==> flow/design.v (excerpt) <==
module top(clk, rst, start,i, socin1
  ,socin2
  ,socin3
  ,socin4,
  socout1
  ,socout2
  ,socout3
  ,socout4
  ,outReady);
clock: 1.77 ns
lec_check: 0
abc_area: 1
cap_margin: 15
core_aspect_ratio: 0.71
core_margin: 2
core_utilization: 72
cts_cluster_diameter: 354
cts_cluster_size: 12
hold_slack_margin: -0.0
place_density_lb_addon: 0.01
setup_slack_margin: -0.1
slew_margin: 20
tns_end_percent: 70
run.sh (not shown) runs the stock make flow with config.mk's settings and CLKGATE_MAP_FILE=.
The first run never finished: it broke off in global routing (5_1_grt) on GRT-0232.
Then changed:
==> flow/config.mk (replaced) <==
export PLATFORM = sky130hd
export DESIGN_NAME = top
export DESIGN_NICKNAME = top
export VERILOG_FILES = /design/flow/design.v
export SDC_FILE = /design/flow/constraint.sdc
export NUM_CORES = 4
export LEC_CHECK = 0
export ABC_AREA = 1
export CAP_MARGIN = 20
export CORE_MARGIN = 2
export CORE_UTILIZATION = 72
export CTS_CLUSTER_SIZE = 31
export PLACE_DENSITY_LB_ADDON = 0.2
export SETUP_SLACK_MARGIN = 0.75
export SLEW_MARGIN = 20
==> flow/constraint.sdc (replaced) <==
create_clock -name core_clock -period 2.87 [get_ports {clk}]
set_input_delay 0.5740 -clock core_clock [delete_from_list [all_inputs] [get_ports {clk}]]
set_output_delay 0.5740 -clock core_clock [all_outputs]
set_load 0.01 [all_outputs]
=> The new run completed and failed the layout checks on capacitance limit, slew limit, setup timing; die area hardly moves; area after synthesis stays the same; synthesized cell count does not change.
Then changed:
--- a/flow/config.mk
+++ b/flow/config.mk
@@ -10,6 +10,6 @@
 export CORE_MARGIN = 2
 export CORE_UTILIZATION = 72
-export CTS_CLUSTER_SIZE = 31
-export PLACE_DENSITY_LB_ADDON = 0.2
-export SETUP_SLACK_MARGIN = 0.75
+export CTS_CLUSTER_SIZE = 24
+export PLACE_DENSITY_LB_ADDON = 0.17
+export SETUP_SLACK_MARGIN = 0.45
 export SLEW_MARGIN = 20
==> flow/constraint.sdc (replaced) <==
create_clock -name core_clock -period 3.89 [get_ports {clk}]
set_input_delay 0.7780 -clock core_clock [delete_from_list [all_inputs] [get_ports {clk}]]
set_output_delay 0.7780 -clock core_clock [all_outputs]
set_load 0.01 [all_outputs]
What happened:
- Now the flow reached the layout checks and failed them: setup timing
- synthesized cell count is unchanged
- global-route usage went down by 5.9 points
- worst setup slack gets better by 1.1 ns
Then changed:
==> flow/config.mk (replaced) <==
export PLATFORM = sky130hd
export DESIGN_NAME = top
export DESIGN_NICKNAME = top
export VERILOG_FILES = /design/flow/design.v
export SDC_FILE = /design/flow/constraint.sdc
export NUM_CORES = 4
export LEC_CHECK = 0
export CAP_MARGIN = 20
export CORE_MARGIN = 2
export CORE_UTILIZATION = 40
export PLACE_DENSITY = 0.6
export SLEW_MARGIN = 20
==> flow/constraint.sdc (replaced) <==
create_clock -name core_clock -period 3.0 [get_ports {clk}]
set_input_delay 0.6000 -clock core_clock [delete_from_list [all_inputs] [get_ports {clk}]]
set_output_delay 0.6000 -clock core_clock [all_outputs]
set_load 0.01 [all_outputs]
The changed run completed and failed the layout checks on setup timing.
Area after synthesis shrinks by a few percent.
Hold slack gets better by 0.0044 ns.


run 1:
top again, from the RTL that the note above started with.
Settings: LEC_CHECK=0, ABC_AREA=1, CAP_MARGIN=30, CELL_PAD_IN_SITES_DETAIL_PLACEMENT=1, CELL_PAD_IN_SITES_GLOBAL_PLACEMENT=3, CORE_ASPECT_RATIO=0.73, CORE_MARGIN=10, CORE_UTILIZATION=48, CTS_CLUSTER_DIAMETER=167, GPL_ROUTABILITY_DRIVEN=0, GPL_TIMING_DRIVEN=0, HOLD_SLACK_MARGIN=0.02, MIN_ROUTING_LAYER=met2, PLACE_DENSITY_LB_ADDON=0.15, SETUP_SLACK_MARGIN=1.21, SLEW_MARGIN=40; clock period 5.0 ns.
Run 1 | ERROR | global placement without I/O
The inputs of run 2 differ from those of run 1 as listed below.
- SETUP_SLACK_MARGIN removed (was 1.21)
- CAP_MARGIN changed from 30 to 20
- CORE_ASPECT_RATIO removed (was 0.73)
- CELL_PAD_IN_SITES_GLOBAL_PLACEMENT removed (was 3)
- SLEW_MARGIN changed from 40 to 20
- CELL_PAD_IN_SITES_DETAIL_PLACEMENT removed (was 1)
- ABC_AREA removed (was 1)
- HOLD_SLACK_MARGIN removed (was 0.02)
- GPL_ROUTABILITY_DRIVEN removed (was 0)
- CORE_UTILIZATION changed from 48 to 38
- MIN_ROUTING_LAYER removed (was met2)
- PLACE_DENSITY newly set to 0.6
- CORE_MARGIN changed from 10 to 2
- PLACE_DENSITY_LB_ADDON removed (was 0.15)
- CTS_CLUSTER_DIAMETER removed (was 167)
- GPL_TIMING_DRIVEN removed (was 0)
- the clock period (ns, I/O delays scaled along) changed from 5.0 to 5.98
## What came out
Die area of run 2 exceeds that of run 1 by a few percent.
Compared with run 1, run 2 shows a cell count in the Yosys report that is 592 lower.
In run 2 relative to run 1, height of the die had gone up by more than 10%.
Summary across run 2 and run 1: the single failing run is run 1.
Run 1 got as far as global placement without I/O, where a tool error ended the run.
Taking run 1 as the reference, in run 2 cell count after synthesis decreased by 592 relative to the old numbers; parity-gate share of the synthesized area counting xor and xnor cells rose by 1.2 points; Yosys chip area went down.
Re fraction of the yosys area taken by sequential cells: run 2 and run 1 aren't equal, and the higher value belongs to run 2.
Modified inputs, run 3 compared to run 2
- CORE_UTILIZATION changed from 38 to 72
- CTS_CLUSTER_SIZE newly set to 24
- PLACE_DENSITY removed (was 0.6)
- the clock period (ns, I/O delays scaled along) changed from 5.98 to 3.89
### Flow results
Although it ran to completion, run 3 produced a layout that fails the final checks because of negative setup slack.
NOTE via count run 2->run 3 increased by a little under 10%
[compare] base=run 2 new=run 3: met3 wire length went up by about 70%, wire length of the first global-routing pass saw an increase.
Diff run 2..run 3 | synthesized area per cell | unchanged
Route | run 3 vs run 2 | wire longer in run 3
The total number of cells along the worst setup path in run 3 sits 2 above the value recorded for run 2.
Re share of cell area taken by multi-input logic gates: run 3 is 0.24 points up on run 2.
Cmp run 3 and run 2 / non-clock buffer count / lower: run 2
Launch point of the worst path: z1.S3.out[9] -> run 2, z1.S2.out[5] -> run 3
### run 3 -> run 4
- PLACE_DENSITY: unset -> 0.6
- CTS_CLUSTER_SIZE: 24 -> unset
- CORE_UTILIZATION: 72 -> 41
- the clock period (ns, I/O delays scaled along): 3.89 -> 4.81
### Flow results
Of run 3 and run 4, only run 4 finishes the flow clean. Run 4: design area 1.0% below run 3. | hold slack | run 4 vs run 3 | 0.019 ns lower |. [run 4] setup slack rose 0.82 ns relative to run 3.
## Diff of input files: run 5 against run 4
- swapping 41 for 72 in CORE_UTILIZATION
- putting CTS_CLUSTER_SIZE at 26 where nothing was set
- putting ABC_AREA at 1 where nothing was set
- clearing PLACE_DENSITY, which used to be 0.6
- putting PLACE_DENSITY_LB_ADDON at 0.2 where nothing was set
- swapping 4.81 for 4.05 in the clock period (ns, I/O delays scaled along)
## What came out
Run 5 reports a higher final hold slack than run 4 does.
Final checks on run 5, whose flow otherwise completed, came back failing, citing negative setup slack.
Run 5 — wire length 26% higher, run 4 as reference
Fmax: run 5 higher than run 4
The higher critical path depth came out of run 5.
Of the two candidates, run 4 has the better vias after detailed routing and run 5 the worse one.
Going from run 4 to run 5, the post-layout period usage of the worst path was found to have gone up by 5.0 points.
Against run 4 as the reference, run 5 delivers a higher global-route usage.
Summary of run 5 over run 4: simple-gate share of the synthesized area saw an increase; largest net degree at the start of global routing climbed 2.


Setup of quartz:
top again, from the RTL that the note above started with.
clock: 2.73 ns
lec_check: 0
abc_area: 1
cap_margin: 20
core_aspect_ratio: 1.39
core_margin: 2
core_utilization: 72
cts_cluster_diameter: 346
cts_cluster_size: 11
hold_slack_margin: 0.3
place_density: 0.37
setup_slack_margin: 0.43
slew_margin: 40
tns_end_percent: 5
quartz completed end to end; final checks failed (negative setup slack).
The following lists how pepper was set up differently from quartz:
# quartz
export LEC_CHECK = 0
export ABC_AREA = 1
export CAP_MARGIN = 20
export CORE_ASPECT_RATIO = 1.39
export CORE_MARGIN = 2
export CORE_UTILIZATION = 72
export CTS_CLUSTER_DIAMETER = 346
export CTS_CLUSTER_SIZE = 11
export HOLD_SLACK_MARGIN = 0.3
export PLACE_DENSITY = 0.37
export SETUP_SLACK_MARGIN = 0.43
export SLEW_MARGIN = 40
export TNS_END_PERCENT = 5
create_clock -name core_clock -period 2.73 [get_ports {clk}]
# pepper
export LEC_CHECK = 0
export CAP_MARGIN = 20
export CORE_MARGIN = 2
export CORE_UTILIZATION = 40
export PLACE_DENSITY = 0.6
export SLEW_MARGIN = 20
create_clock -name core_clock -period 5.0 [get_ports {clk}]
## What came out
Across quartz and pepper, a clean result was obtained everywhere but in quartz. quartz: flow complete, layout not clean; failing: negative setup slack. Delta (pepper minus quartz): clock buffer and inverter area fraction after layout went up 1.6 points; simple-gate share of the synthesized area has decreased; initial antenna violation count closely matched the old numbers. z1.S3.out[5]$_DFFE_PN_ as the origin of the worst setup path was reported by pepper, and z1.S2.out[7]$_DFFE_PN_ by quartz. The run showing the smaller synthesized cell count is pepper. Global routing usage on met1, quartz and pepper, lower one = pepper. Sort quartz and pepper by critical path depth asc -> top: pepper. Looking at minimum clock period, pepper sits 710 ps higher than quartz does. quartz ended up with simple AND/OR/NAND/NOR gates as its main logic family after synthesis; pepper ended up with AND-OR/OR-AND gates. | worst slack on hold paths | higher: quartz |.


Setup of exp/garnet:
Starting RTL as in the previous note.
clock: 2.97 ns
lec_check: 0
abc_area: 0
cap_margin: 15
core_aspect_ratio: 1.7
core_margin: 2
core_utilization: 72
cts_cluster_size: 72
hold_slack_margin: -0.0
place_density: 0.65
slew_margin: 20
From the logs: exp/garnet reached the end of the flow and failed the layout checks with setup timing.
[inputs] exp/willow vs exp/garnet
Settings: clearing PLACE_DENSITY, which used to be 0.65; putting PLACE_DENSITY_LB_ADDON at 0.01 where nothing was set; swapping 1.7 for 0.71 in CORE_ASPECT_RATIO; putting SETUP_SLACK_MARGIN at 0.85 where nothing was set; putting TNS_END_PERCENT at 70 where nothing was set; swapping 72 for 12 in CTS_CLUSTER_SIZE; swapping 2.97 for 2.95 in the clock period (ns, I/O delays scaled along).
exp/willow had finished all stages when the layout checks came back failing, citing setup timing.
Min number of buffers created by CTS across exp/willow and exp/garnet: exp/garnet
On exp/willow: met2 routing resource usage after global routing is 2.1 points lower than what exp/garnet gave.
There was hardly any difference in count of multi-input gates between exp/garnet and exp/willow.
Between exp/garnet and exp/willow, non-clock buffer count increased.
NOTE: minimum setup slack in the final design in exp/willow falls short of that of exp/garnet
Between exp/garnet and exp/willow, global-route wire length before repair increased.
### exp/willow -> exp/zinc
Settings: removing HOLD_SLACK_MARGIN (formerly -0.0); removing ABC_AREA (formerly 0); removing CORE_ASPECT_RATIO (formerly 0.71); setting PLACE_DENSITY to 0.6 for the first time; removing CTS_CLUSTER_SIZE (formerly 12); removing TNS_END_PERCENT (formerly 70); changing CORE_UTILIZATION from 72 to 40; removing SETUP_SLACK_MARGIN (formerly 0.85); removing PLACE_DENSITY_LB_ADDON (formerly 0.01); changing CAP_MARGIN from 15 to 20; changing the clock period (ns, I/O delays scaled along) from 2.95 to 4.81.
## What came out
exp/zinc did not stop at any stage, and its layout met the timing, design-rule and antenna checks.
Chip area estimate from yosys synthesis came out exactly the same in exp/zinc and exp/willow.
For exp/zinc, the launching instance or port of the critical path was z1.S3.out[5], unlike exp/willow, where it was z1.S3.out[9].
[compare] base=exp/willow new=exp/zinc: setup slack of the critical path after layout increased by 1.90 ns relative to the old numbers; post-CTS setup repair buffer count lower.
#### Input delta (exp/indigo over exp/zinc)
Settings: swapping 40 for 72 in CORE_UTILIZATION; putting PLACE_DENSITY_LB_ADDON at 0.2 where nothing was set; putting ABC_AREA at 1 where nothing was set; putting CTS_CLUSTER_DIAMETER at 188 where nothing was set; putting CTS_CLUSTER_SIZE at 14 where nothing was set; clearing PLACE_DENSITY, which used to be 0.6; swapping 4.81 for 2.93 in the clock period (ns, I/O delays scaled along).
### Flow results
- The sole clean run among exp/indigo and exp/zinc is exp/zinc.
- exp/indigo: worst hold slack higher than exp/zinc
- exp/indigo vs. exp/zinc: synthesized area went up by 3.6%.
- Of exp/indigo and exp/zinc, it is exp/indigo that has the lower post-synthesis share of cell area spent on xor and xnor gates.
- Relative to exp/zinc, fraction of the cycle the final worst path needs has gone up in exp/indigo.
- From exp/zinc to exp/indigo, cell depth of the worst hold path did not move at all.
- Setup slack in exp/indigo is smaller than in exp/zinc.
- Going from exp/zinc to exp/indigo, logic depth of the worst setup path including buffers went up, count of standard-cell rows went down, effective utilization at floorplan went up.


run A:
Starting RTL as in the previous note.
Settings: LEC_CHECK=0, CAP_MARGIN=20, CELL_PAD_IN_SITES_DETAIL_PLACEMENT=1, CELL_PAD_IN_SITES_GLOBAL_PLACEMENT=0, CORE_MARGIN=5, CORE_UTILIZATION=72, CTS_CLUSTER_DIAMETER=281, CTS_CLUSTER_SIZE=87, MAX_ROUTING_LAYER=met5, MIN_ROUTING_LAYER=met2, PLACE_DENSITY=0.75, SETUP_SLACK_MARGIN=0.93, SLEW_MARGIN=20, TNS_END_PERCENT=30; clock period 5.55 ns.
Run A: it failed with a tool error in detailed placement, so there are no final results.
Relative to run A, the following input files were edited for run B:
==> flow/config.mk <==
export PLATFORM = sky130hd
export DESIGN_NAME = top
export DESIGN_NICKNAME = top
export VERILOG_FILES = /design/flow/design.v
export SDC_FILE = /design/flow/constraint.sdc
export NUM_CORES = 4
export LEC_CHECK = 0
export ABC_AREA = 1
export CAP_MARGIN = 20
export CORE_MARGIN = 2
export CORE_UTILIZATION = 72
export CTS_CLUSTER_DIAMETER = 53
export CTS_CLUSTER_SIZE = 13
export PLACE_DENSITY_LB_ADDON = 0.2
export SLEW_MARGIN = 20
==> flow/constraint.sdc <==
create_clock -name core_clock -period 3.41 [get_ports {clk}]
set_input_delay 0.6820 -clock core_clock [delete_from_list [all_inputs] [get_ports {clk}]]
set_output_delay 0.6820 -clock core_clock [all_outputs]
set_load 0.01 [all_outputs]
==> comparison <==
- Run B finished all stages; layout check result: FAIL, due to setup timing.
- | multiplexer area fraction after synthesis | lower: run B |
- Run B: total cells reported by yosys after synthesis about 30% above run A
- Comparing run A and run B, the lower mean post-synth cell area is on run B.
- Run A -> run B: horizontal die dimension decreased slightly
- Diff run A -> run B: chip area from the yosys synthesis statistics now sits higher; core region area now sits higher; die area now sits lower; synthesized area now sits higher.
Setup changes, run B to run C
-- flow/config.mk --
<<< run B, line 11
export CORE_UTILIZATION = 72
export CTS_CLUSTER_DIAMETER = 53
export CTS_CLUSTER_SIZE = 13
export PLACE_DENSITY_LB_ADDON = 0.2
>>> run C, line 11
export CORE_UTILIZATION = 72
export PLACE_DENSITY_LB_ADDON = 0.2
==> flow/constraint.sdc <==
create_clock -name core_clock -period 3.33 [get_ports {clk}]
set_input_delay 0.6660 -clock core_clock [delete_from_list [all_inputs] [get_ports {clk}]]
set_output_delay 0.6660 -clock core_clock [all_outputs]
set_load 0.01 [all_outputs]
[summary]
Run C ran in full, but the layout does not pass; the checks complain about setup timing. On placer congestion estimate, run B tracks run C almost exactly. Yosys stat chip area: run B vs run C, no meaningful difference. Run C gives more first-pass GRT wire length than run B did. First-pass iteration count of the detailed router: run C vs run B up 2. Non-clock buffer count grows by more than 10% when moving from run B to run C. The fraction of area in registers number comes out lower for run C vs run B.
